## run 1
==> flow/design.v <==
module fullreg #(  parameter N = 16 )(
    input [N-1:0] d,
    output reg [N-1:0] q,
    input clk,
    input en,
    input clr,  
    input rst   
    );
always @(posedge clk,posedge rst) begin
    if(rst)
        q<=0;
    else    
    if(en==1)begin
        if(clr)
            q<=0;
        else
            q<=d;
    end
end
endmodule
module exp_adder_bias (
    input  wire [7:0] exp1,    
    input  wire [7:0] exp2,    
    output wire [7:0] exp_out  
);
    wire [8:0] sum;            
    wire [8:0] sum_minus_bias;
    assign sum = exp1 + exp2;
    assign sum_minus_bias = sum - 9'd127;
    assign exp_out = sum_minus_bias[7:0];
endmodule
module exp_normalizer (
    input  wire        msb_mult,    
    input  wire [7:0]  exp_in,      
    output wire [7:0]  exp_out      
);
    assign exp_out = msb_mult ? (exp_in + 8'd1) : exp_in;
endmodule
module mantissa_normalizer (
    input  wire [47:0] mult_out,    
    output wire [23:0] mant_out     
);
    assign mant_out = mult_out[47] ? 
                      mult_out[47:24] : 
                      mult_out[46:23];
endmodule
module mult24 (
    input  wire [23:0] a,    
    input  wire [23:0] b,    
    output wire [47:0] p     
);
    assign p = $unsigned(a) * $unsigned(b);
endmodule
module fp32mult (
    input  wire [31:0] x1,
    input  wire [31:0] x2,
    input  wire        en,
    input  wire        rst,
    input  wire        clk,
    output wire [31:0] y,
    output wire        ready
);
    wire [31:0] x1_reg;
    wire [31:0] x2_reg;
    fullreg #(32) reg_x1 (.clk(clk), .rst(rst), .clr(1'b0), .en(en), .d(x1), .q(x1_reg));
    fullreg #(32) reg_x2 (.clk(clk), .rst(rst), .clr(1'b0), .en(en), .d(x2), .q(x2_reg));
    wire sign1 = x1_reg[31];
    wire sign2 = x2_reg[31];
    wire [7:0] exp1 = x1_reg[30:23];
    wire [7:0] exp2 = x2_reg[30:23];
    wire [23:0] mant1 = {1'b1, x1_reg[22:0]};  
    wire [23:0] mant2 = {1'b1, x2_reg[22:0]};
    wire sign_result = sign1 ^ sign2;
    wire [7:0] exp_sum;
      wire en_d1;
    wire en_d2;
    exp_adder_bias exp_add_inst (
        .exp1(exp1),
        .exp2(exp2),
        .exp_out(exp_sum)
    );
    wire [47:0] mant_product;
    mult24 mult_inst (
        .a(mant1),
        .b(mant2),
        .p(mant_product)
    );
    wire [7:0] exp_norm;
    exp_normalizer exp_norm_inst (
        .msb_mult(mant_product[47]),
        .exp_in(exp_sum),
        .exp_out(exp_norm)
    );
    wire [23:0] mant_norm;
    mantissa_normalizer mant_norm_inst (
        .mult_out(mant_product),
        .mant_out(mant_norm)
    );
    wire [31:0] result_comb;
    assign result_comb = {sign_result, exp_norm, mant_norm[22:0]};
    fullreg #(32) reg_out (
        .clk(clk),
        .rst(rst),
        .clr(1'b0),
        .en(en_d1),
        .d(result_comb),
        .q(y)
    );
    fullreg #(1) reg_en_stage1 (
        .clk(clk),
        .rst(rst),
        .clr(1'b0),
        .en(1'b1),
        .d(en),
        .q(en_d1)
    );
    fullreg #(1) reg_en_stage2 (
        .clk(clk),
        .rst(rst),
        .clr(1'b0),
        .en(1'b1),
        .d(en_d1),
        .q(en_d2)
    );
    assign ready = en_d2;
endmodule
==> flow/config.mk <==
export PLATFORM = sky130hd
export DESIGN_NAME = fp32mult
export DESIGN_NICKNAME = fp32mult
export VERILOG_FILES = /design/flow/design.v
export SDC_FILE = /design/flow/constraint.sdc
export NUM_CORES = 4
export LEC_CHECK = 0
export CAP_MARGIN = 20
export CORE_MARGIN = 2
export CORE_UTILIZATION = 40
export CTS_CLUSTER_SIZE = 66
export GPL_ROUTABILITY_DRIVEN = 1
export HOLD_SLACK_MARGIN = -0.03
export MAX_ROUTING_LAYER = met4
export SLEW_MARGIN = 5
export TNS_END_PERCENT = 45
==> flow/constraint.sdc <==
create_clock -name core_clock -period 10.0 [get_ports {clk}]
set_input_delay 2.0000 -clock core_clock [delete_from_list [all_inputs] [get_ports {clk}]]
set_output_delay 2.0000 -clock core_clock [all_outputs]
set_load 0.01 [all_outputs]
run.sh (not shown) runs the stock make flow with config.mk's settings and CLKGATE_MAP_FILE=.
> inputs changed (run 1 -> run 2)
# run 1
export LEC_CHECK = 0
export CAP_MARGIN = 20
export CORE_MARGIN = 2
export CORE_UTILIZATION = 40
export CTS_CLUSTER_SIZE = 66
export GPL_ROUTABILITY_DRIVEN = 1
export HOLD_SLACK_MARGIN = -0.03
export MAX_ROUTING_LAYER = met4
export SLEW_MARGIN = 5
export TNS_END_PERCENT = 45
create_clock -name core_clock -period 10.0 [get_ports {clk}]
# run 2
export LEC_CHECK = 0
export CAP_MARGIN = 20
export CORE_MARGIN = 2
export CORE_UTILIZATION = 40
export SLEW_MARGIN = 20
create_clock -name core_clock -period 10.0 [get_ports {clk}]
==> results <==
Compared to run 1, run 2 shows a wider setup margin. Looking only at max-slew headroom at the worst pin, and setting everything else aside, the lower value of run 1 and run 2 goes to run 2. When run 2 is set beside run 1, its final weighted congestion in routability-driven placement turns out to be 2.4% larger. No stage failed in run 2, and the final checks on the layout all came back clean.
[inputs] run 3 vs run 2
# run 2
export LEC_CHECK = 0
export CAP_MARGIN = 20
export CORE_MARGIN = 2
export CORE_UTILIZATION = 40
export SLEW_MARGIN = 20
create_clock -name core_clock -period 10.0 [get_ports {clk}]
# run 3
export LEC_CHECK = 0
export ABC_AREA = 0
export CAP_MARGIN = 20
export CELL_PAD_IN_SITES_GLOBAL_PLACEMENT = 1
export CORE_ASPECT_RATIO = 1.48
export CORE_MARGIN = 10
export CORE_UTILIZATION = 38
export CTS_CLUSTER_SIZE = 45
export GPL_TIMING_DRIVEN = 0
export SLEW_MARGIN = 25
export TNS_END_PERCENT = 10
create_clock -name core_clock -period 10.0 [get_ports {clk}]
==> results <==
Run 3: no failed stages, no open violations at the end
Run 3: worst-margin pin slew 32 ps below run 2
On design area, the lower figure sits with run 2, not run 3.
Changes in run 4 relative to run 3:
# run 3
export LEC_CHECK = 0
export ABC_AREA = 0
export CAP_MARGIN = 20
export CELL_PAD_IN_SITES_GLOBAL_PLACEMENT = 1
export CORE_ASPECT_RATIO = 1.48
export CORE_MARGIN = 10
export CORE_UTILIZATION = 38
export CTS_CLUSTER_SIZE = 45
export GPL_TIMING_DRIVEN = 0
export SLEW_MARGIN = 25
export TNS_END_PERCENT = 10
create_clock -name core_clock -period 10.0 [get_ports {clk}]
# run 4
export LEC_CHECK = 0
export CAP_MARGIN = 20
export CORE_MARGIN = 2
export CORE_UTILIZATION = 63
export CTS_CLUSTER_DIAMETER = 200
export CTS_CLUSTER_SIZE = 100
export SLEW_MARGIN = 20
create_clock -name core_clock -period 10.0 [get_ports {clk}]
--- outcome ---
First-pass GRT wire length (lower): run 4. Wire length on met1: run 4 vs run 3 down 21%. [run 4] maximum cell stage delay along the critical path rose 140 ps relative to run 3. Run 3 → run 4: clock latency on the worst-skew pair now sits lower, utilization climbed 26 points, overall track demand over capacity in global routing has increased. Per the comparison of run 4 with run 3, tally of non-filler cells in the final layout lost 12%; overall routed net length lost 24000 µm; final area lost about 2.7%; final period utilization lost 2.2 points.
Setup changes, run 4 to run 5
# run 4
export LEC_CHECK = 0
export CAP_MARGIN = 20
export CORE_MARGIN = 2
export CORE_UTILIZATION = 63
export CTS_CLUSTER_DIAMETER = 200
export CTS_CLUSTER_SIZE = 100
export SLEW_MARGIN = 20
create_clock -name core_clock -period 10.0 [get_ports {clk}]
# run 5
export LEC_CHECK = 0
export CAP_MARGIN = 20
export CORE_MARGIN = 9
export CORE_UTILIZATION = 40
export CTS_CLUSTER_DIAMETER = 116
export CTS_CLUSTER_SIZE = 66
export GPL_ROUTABILITY_DRIVEN = 1
export HOLD_SLACK_MARGIN = -0.03
export MAX_ROUTING_LAYER = met4
export PLACE_DENSITY_LB_ADDON = 0.17
export SLEW_MARGIN = 5
export TNS_END_PERCENT = 45
create_clock -name core_clock -period 10.0 [get_ports {clk}]
Findings:
Wire length the detailed router placed on met1: higher on run 5. The more densely filled core belongs to run 4, not run 5. Relative to run 4, width of the chip has gone up in run 5.
What run 6 does differently from run 5 at the input level:
# run 5
export LEC_CHECK = 0
export CAP_MARGIN = 20
export CORE_MARGIN = 9
export CORE_UTILIZATION = 40
export CTS_CLUSTER_DIAMETER = 116
export CTS_CLUSTER_SIZE = 66
export GPL_ROUTABILITY_DRIVEN = 1
export HOLD_SLACK_MARGIN = -0.03
export MAX_ROUTING_LAYER = met4
export PLACE_DENSITY_LB_ADDON = 0.17
export SLEW_MARGIN = 5
export TNS_END_PERCENT = 45
create_clock -name core_clock -period 10.0 [get_ports {clk}]
# run 6
export LEC_CHECK = 0
export CAP_MARGIN = 20
export CORE_MARGIN = 2
export CORE_UTILIZATION = 40
export SLEW_MARGIN = 20
create_clock -name core_clock -period 8.69 [get_ports {clk}]
[summary]
Going from run 5 to run 6, worst setup slack after layout now sits lower; worst slew margin relative to its limit now sits higher.
In the flow results for run 6 and run 5, the non-clock buffer area fraction after layout is larger on run 6.
[compare] base=run 5 new=run 6: die width now smaller, worst-path maximum fanout now smaller.

* * *

Starts from the design.v that is shown in full above.
clock: 7.19 ns
lec_check: 0
cap_margin: 35
core_margin: 2
core_utilization: 71
gpl_routability_driven: 1
min_routing_layer: met1
place_density_lb_addon: 0.02
slew_margin: 20
tns_end_percent: 95
Rerun with:
PLACE_DENSITY = 0.35   (was not set)
PLACE_DENSITY_LB_ADDON = not set   (was 0.02)
SETUP_SLACK_MARGIN = -0.43   (was not set)
clock period = 5.74 ns   (was 7.19 ns; I/O delays follow)
The new run finished with negative setup slack left.
Final cell count came out higher by 3.3%.
Cell area came out higher by 5.9%.
Utilization came out higher by 4.9 points.
Rerun with:
CORE_UTILIZATION = 72   (was 71)
PLACE_DENSITY = 0.59   (was 0.35)
Result:
- The changed run finished but failed the layout checks on negative setup slack
- worst setup slack got worse by 0.47 ns
- cell area climbs by about 2%
- sequential share of layout area drops by 0.16 points
- first-iteration DRC count climbs by about 50%
Rerun with:
MAX_ROUTING_LAYER = met4   (was not set)
PLACE_DENSITY = 0.64   (was 0.59)
SETUP_SLACK_MARGIN = 2.11   (was -0.43)
clock period = 12.4 ns   (was 5.74 ns; I/O delays follow)
The changed run ran to the end with no violations.
Global-route usage fell by 4.7 points.
Flip-flop count stays the same.
Worst hold slack is worse by 0.0075 ns.
Synthesized cell count is unchanged.
Setup slack is better by 5.6 ns.
Critical path depth rose by 2.
Design area fell by 13%.
Rerun with:
CORE_UTILIZATION = 69   (was 72)
CTS_CLUSTER_DIAMETER = 366   (was not set)
CTS_CLUSTER_SIZE = 100   (was not set)
MAX_ROUTING_LAYER = not set   (was met4)
PLACE_DENSITY = not set   (was 0.64)
PLACE_DENSITY_LB_ADDON = 0.29   (was not set)
SETUP_SLACK_MARGIN = not set   (was 2.11)
TNS_END_PERCENT = 10   (was 95)
The changed run ran to the end with no violations.
Sequential cell count does not change.
Routed wire length rose by 2.2%.
Hold slack loses 0.0033 ns.
Register-to-register slack gets worse by 0.03 ns.
First-iteration DRC count came out higher by 8.3%.
Final area is about the same.
Synthesized area is unchanged.

* * *

try-raven:
Starts from the design.v that is shown in full above.
clock: 10.0 ns
lec_check: 0
cap_margin: 20
core_margin: 10
core_utilization: 40
hold_slack_margin: -0.01
slew_margin: 20
try-raven completed every stage of the flow, and the final layout passed the timing, design-rule and antenna checks.
The following lists how try-tundra was set up differently from try-raven:
- TNS_END_PERCENT newly set to 25
- CORE_UTILIZATION changed from 40 to 56
- CTS_CLUSTER_DIAMETER newly set to 200
- HOLD_SLACK_MARGIN removed (was -0.01)
- CTS_CLUSTER_SIZE newly set to 100
- CORE_MARGIN changed from 10 to 2
- CORE_ASPECT_RATIO newly set to 0.5
==> comparison <==
Taking try-raven as 1.0, try-tundra lands at 1.06 on routed wire length on met3.
When try-tundra is set beside try-raven, its critical path data required time turns out to be 0.02 ns larger.
Final cycle utilization of the critical path in try-tundra is 1.3 points below try-raven.
Compared with try-raven, try-tundra shows a maximum cell stage delay along the critical path that is 0.38 ns lower.
When try-tundra is measured against try-raven, its post-place instance area turns out 1.2% lower.
Going from try-raven to try-tundra, post-route minimum period went down; utilization grew by 17 points; final clock skew fell 0.0087 ns.
Inputs modified between try-tundra and try-xenon:
- setting PLACE_DENSITY to 0.86 for the first time
- changing CORE_UTILIZATION from 56 to 55
- removing CORE_ASPECT_RATIO (formerly 0.5)
==> comparison <==
### try-xenon -> try-quartz
- TNS_END_PERCENT no longer set, was 25
- PLACE_DENSITY no longer set, was 0.86
- CTS_CLUSTER_SIZE no longer set, was 100
- CTS_CLUSTER_DIAMETER no longer set, was 200
- CORE_UTILIZATION now 65, was 55
- the clock period (ns, I/O delays scaled along) now 6.78, was 10.0
Findings:
Routing usage on met1 for try-quartz: 9.1 points up relative to try-xenon. Of try-quartz and try-xenon, the lower first-pass GRT wire length belongs to try-xenon. try-quartz: flow complete, layout not clean; failing: setup timing. try-xenon → try-quartz: cell count after placement saw an increase, delay of the slowest cell on the worst path saw a decrease, setup total negative slack saw a decrease. Compare try-quartz and try-xenon | final area higher: try-quartz. Comparing try-quartz and try-xenon, worst path setup slack after routing is higher on try-xenon.
What try-sierra does differently from try-quartz at the input level:
- CORE_UTILIZATION: 65 -> 48
- CORE_MARGIN: 2 -> 10
- ABC_AREA: unset -> 1
- the clock period (ns, I/O delays scaled along): 6.78 -> 10.0
--- outcome ---
try-sierra finished every step from synthesis to the final layout, and the layout passed the timing, design-rule and antenna checks. try-sierra vs try-quartz — share of the final layout cell area in multi-input gates rose 1.5 points. [try-sierra] well tap count rose 48% relative to try-quartz. Taking try-quartz as the reference, in try-sierra maximum buffer depth of the clock tree neither gained nor lost much, count of inserted antenna diode cells lost 3.
> inputs changed (try-sierra -> try-harbor)
- CELL_PAD_IN_SITES_GLOBAL_PLACEMENT: unset -> 1
- SLEW_MARGIN: 20 -> 25
- ABC_AREA: 1 -> 0
Notes after the runs:
As of try-harbor, total core area had fallen by a little under 10% compared to try-sierra. For the wire length of the first global-routing pass, try-harbor came in 3800 um lower than try-sierra did. Tightest hold margin ends up lower on try-sierra. Delta (try-harbor minus try-sierra): final period utilization picked up an extra 13 points; routed wire length per instance picked up an extra 24%; maximum frequency from static timing analysis lost 20 MHz; final-layout clock buffer total lost 1. Die extent in y: try-harbor < try-sierra.

* * *

Setup of run a:
// fp32mult: RTL as listed in full above, without the edits since
==> flow/config.mk <==
export PLATFORM = sky130hd
export DESIGN_NAME = fp32mult
export DESIGN_NICKNAME = fp32mult
export VERILOG_FILES = /design/flow/design.v
export SDC_FILE = /design/flow/constraint.sdc
export NUM_CORES = 4
export LEC_CHECK = 0
export CAP_MARGIN = 35
export CORE_MARGIN = 2
export CORE_UTILIZATION = 71
export CTS_CLUSTER_DIAMETER = 250
export CTS_CLUSTER_SIZE = 77
export GPL_ROUTABILITY_DRIVEN = 1
export MIN_ROUTING_LAYER = met1
export PLACE_DENSITY = 0.35
export SETUP_SLACK_MARGIN = -0.43
export SLEW_MARGIN = 20
export TNS_END_PERCENT = 95
==> flow/constraint.sdc <==
create_clock -name core_clock -period 4.98 [get_ports {clk}]
set_input_delay 0.9960 -clock core_clock [delete_from_list [all_inputs] [get_ports {clk}]]
set_output_delay 0.9960 -clock core_clock [all_outputs]
set_load 0.01 [all_outputs]
| run a | all stages done | FAIL | setup timing |
Inputs modified between run a and run b:
Settings: SETUP_SLACK_MARGIN changed from -0.43 to -0.66; CORE_UTILIZATION changed from 71 to 72; MAX_ROUTING_LAYER newly set to met4; PLACE_DENSITY changed from 0.35 to 0.64; CTS_CLUSTER_DIAMETER changed from 250 to 340; ABC_AREA newly set to 1; the clock period (ns, I/O delays scaled along) changed from 4.98 to 9.49.
Findings:
Run b completed; timing, DRC and antenna clean. Clock transition at the registers of the reported paths essentially unchanged between run a and run b. Taking run a as the reference, in run b maximum fanout along the worst path now larger, cell total in the yosys stat output now larger. Run a vs run b, critical path startpoint: reg_x2.q[4]$_DFFE_PP0P_ vs reg_x1.q[14]$_DFFE_PP0P_. Between run b and run a, the clock tree cell share of total cell area does not differ in any meaningful way. Run b vs run a, register-to-register path setup slack went up by 4.56 ns. Cell area after synthesis went up by a little under 10% going from run a to run b. Compared with run a, run b instantiates a larger number of standard cells.
